## lagoon
// AMBA_APB
module AMBA_APB(
  input logic pclk,
  input logic prst_n,
  input logic [4:0] paddr,
  input logic pselx,
  input logic penable,
  input logic pwrite,
  input logic [31:0] pwdata,
  output logic pready,
  output logic [31:0] prdata
);
==> flow/config.mk <==
export PLATFORM = sky130hd
export DESIGN_NAME = AMBA_APB
export DESIGN_NICKNAME = AMBA_APB
export VERILOG_FILES = /design/flow/design.v
export SDC_FILE = /design/flow/constraint.sdc
export NUM_CORES = 4
export LEC_CHECK = 0
export CAP_MARGIN = 30
export CELL_PAD_IN_SITES_DETAIL_PLACEMENT = 2
export CELL_PAD_IN_SITES_GLOBAL_PLACEMENT = 2
export CORE_ASPECT_RATIO = 0.61
export CORE_MARGIN = 10
export CORE_UTILIZATION = 36
export GPL_ROUTABILITY_DRIVEN = 0
export GPL_TIMING_DRIVEN = 0
export HOLD_SLACK_MARGIN = 0.09
export MAX_ROUTING_LAYER = met4
export MIN_ROUTING_LAYER = met1
export PLACE_DENSITY = 0.73
export SLEW_MARGIN = 30
export TNS_END_PERCENT = 100
==> flow/constraint.sdc <==
create_clock -name core_clock -period 5.0 [get_ports {pclk}]
set_input_delay 1.0000 -clock core_clock [delete_from_list [all_inputs] [get_ports {pclk}]]
set_output_delay 1.0000 -clock core_clock [all_outputs]
set_load 0.01 [all_outputs]
run.sh (not shown) runs the stock make flow with config.mk's settings and CLKGATE_MAP_FILE=.
Both conditions hold for lagoon: the flow ran to the end and the final layout passed the timing, DRC and antenna checks.
Setup changes, lagoon to xenon
# lagoon
export LEC_CHECK = 0
export CAP_MARGIN = 30
export CELL_PAD_IN_SITES_DETAIL_PLACEMENT = 2
export CELL_PAD_IN_SITES_GLOBAL_PLACEMENT = 2
export CORE_ASPECT_RATIO = 0.61
export CORE_MARGIN = 10
export CORE_UTILIZATION = 36
export GPL_ROUTABILITY_DRIVEN = 0
export GPL_TIMING_DRIVEN = 0
export HOLD_SLACK_MARGIN = 0.09
export MAX_ROUTING_LAYER = met4
export MIN_ROUTING_LAYER = met1
export PLACE_DENSITY = 0.73
export SLEW_MARGIN = 30
export TNS_END_PERCENT = 100
create_clock -name core_clock -period 5.0 [get_ports {pclk}]
# xenon
export LEC_CHECK = 0
export ABC_AREA = 1
export CAP_MARGIN = 15
export CELL_PAD_IN_SITES_GLOBAL_PLACEMENT = 2
export CORE_ASPECT_RATIO = 1.27
export CORE_MARGIN = 6
export CORE_UTILIZATION = 40
export CTS_CLUSTER_DIAMETER = 276
export GPL_TIMING_DRIVEN = 0
export HOLD_SLACK_MARGIN = 0.23
export MAX_ROUTING_LAYER = met4
export SLEW_MARGIN = 15
create_clock -name core_clock -period 5.0 [get_ports {pclk}]
Notes after the runs:
- The filler-free cell count of the finished design number comes out higher for xenon vs lagoon.
- Combinational cell fraction of total power: xenon vs lagoon up 0.4 points
- For per-cell routed wire length, dividing the value from xenon by the value from lagoon gives 0.66.
- First element of the critical path = pselx: lagoon; first element of the critical path = paddr[4]: xenon
- xenon | status: complete | timing, DRC, antenna: pass
- Summary of xenon over lagoon: number of CTS-inserted buffers has increased; switching power share of the total has decreased.
- Going from lagoon to xenon, total wire length after detailed routing shrank by more than 10%.
- Cell type of the slowest stage on the worst timing path: nor3_2 -> lagoon, clkbuf_1 -> xenon
- Changes observed in xenon relative to lagoon: signal arrival time at the worst endpoint saw a decrease; total nets after synthesis saw an increase; clock power saw little to no change; combinational power saw an increase.

---

The RTL this note starts from:
==> flow/design.v <==
module AMBA_APB(
  input logic pclk,
  input logic prst_n,
  input logic [4:0] paddr,
  input logic pselx,
  input logic penable,
  input logic pwrite,
  input logic [31:0] pwdata,
  output logic pready,
  output logic [31:0] prdata
);
  reg [31:0] mem[31:0];
  typedef enum {
    IDLE    = 0,
    SETUP   = 1,
    ACCESS  = 2,
    XXX     = 3
  } state_e;
  state_e state, next;
  always_ff @(posedge pclk or negedge prst_n)
    if (!prst_n)  state <= IDLE;
    else          state <= next;
  always_comb begin
    next = XXX;
    case (state)
      IDLE: begin
        if (pselx & !penable) next = SETUP;
        else                  next = IDLE;
      end
      SETUP: begin
        if (penable & pselx)  next = ACCESS;
      end
      ACCESS: begin
        if (pready)           next = IDLE;
        else                  next = ACCESS;
      end
      default: begin
        next = IDLE;
      end
    endcase
  end
  always_ff @(posedge pclk or negedge prst_n) begin
    if (!prst_n) begin
      pready <= 0;
      prdata <= 0;
    end
    else begin
      if (next == ACCESS) begin
        if (pwrite) begin
          mem[paddr] <= pwrite ? pwdata : mem[paddr];
        end
        else begin
          prdata     <= mem[paddr];
        end
        pready       <= 1;
      end
      else begin
        pready       <= 0;
      end
    end
  end
endmodule
export LEC_CHECK = 0
export ABC_AREA = 1
export CAP_MARGIN = 20
export CELL_PAD_IN_SITES_DETAIL_PLACEMENT = 0
export CELL_PAD_IN_SITES_GLOBAL_PLACEMENT = 0
export CORE_ASPECT_RATIO = 0.56
export CORE_MARGIN = 2
export CORE_UTILIZATION = 61
export GPL_ROUTABILITY_DRIVEN = 1
export MIN_ROUTING_LAYER = met1
export PLACE_DENSITY_LB_ADDON = 0.12
export SLEW_MARGIN = 20
export TNS_END_PERCENT = 40
create_clock -name core_clock -period 2.45 [get_ports {pclk}]
The starting point finished with timing, DRC and antenna clean.
Rerun with:
ABC_AREA = default   (was 1)
CELL_PAD_IN_SITES_DETAIL_PLACEMENT = default   (was 0)
CELL_PAD_IN_SITES_GLOBAL_PLACEMENT = default   (was 0)
CORE_ASPECT_RATIO = default   (was 0.56)
CORE_UTILIZATION = 9   (was 61)
GPL_ROUTABILITY_DRIVEN = default   (was 1)
MIN_ROUTING_LAYER = default   (was met1)
PLACE_DENSITY = 0.6   (was default)
PLACE_DENSITY_LB_ADDON = default   (was 0.12)
TNS_END_PERCENT = default   (was 40)
clock period = 5.06 ns   (was 2.45 ns; I/O delays follow)
Sequential share of layout area fell by 0.26 points.
Clock-buffer cell count went down by 1.
Combinational power shrinks by well over a third.
Via count falls by about a fifth.
Final cell count goes up by well over a third.
Design area rose slightly.
Rerun with:
ABC_AREA = 1   (was default)
CAP_MARGIN = 0   (was 20)
CORE_UTILIZATION = 72   (was 9)
CTS_CLUSTER_DIAMETER = 172   (was default)
CTS_CLUSTER_SIZE = 10   (was default)
SETUP_SLACK_MARGIN = 0.52   (was default)
clock period = 2.23 ns   (was 5.06 ns; I/O delays follow)
Result: This time the run completed and failed the layout checks on negative setup slack. Cell count shrinks by 44%. Final area came out higher by about 2.6%. Power increases by about 130%. Worst setup slack degrades by 1.4 ns. Synthesized cell count went up by about 53%. Wire length fell by about 1%. Global-route usage rose by 39 points. Utilization is higher by 78 points. Hold slack is worse by 0.37 ns. First-iteration DRC count increases by 66%. Die area shrinks by 86%.
Power figures rest on the tool's default switching activity, not on a simulated workload.
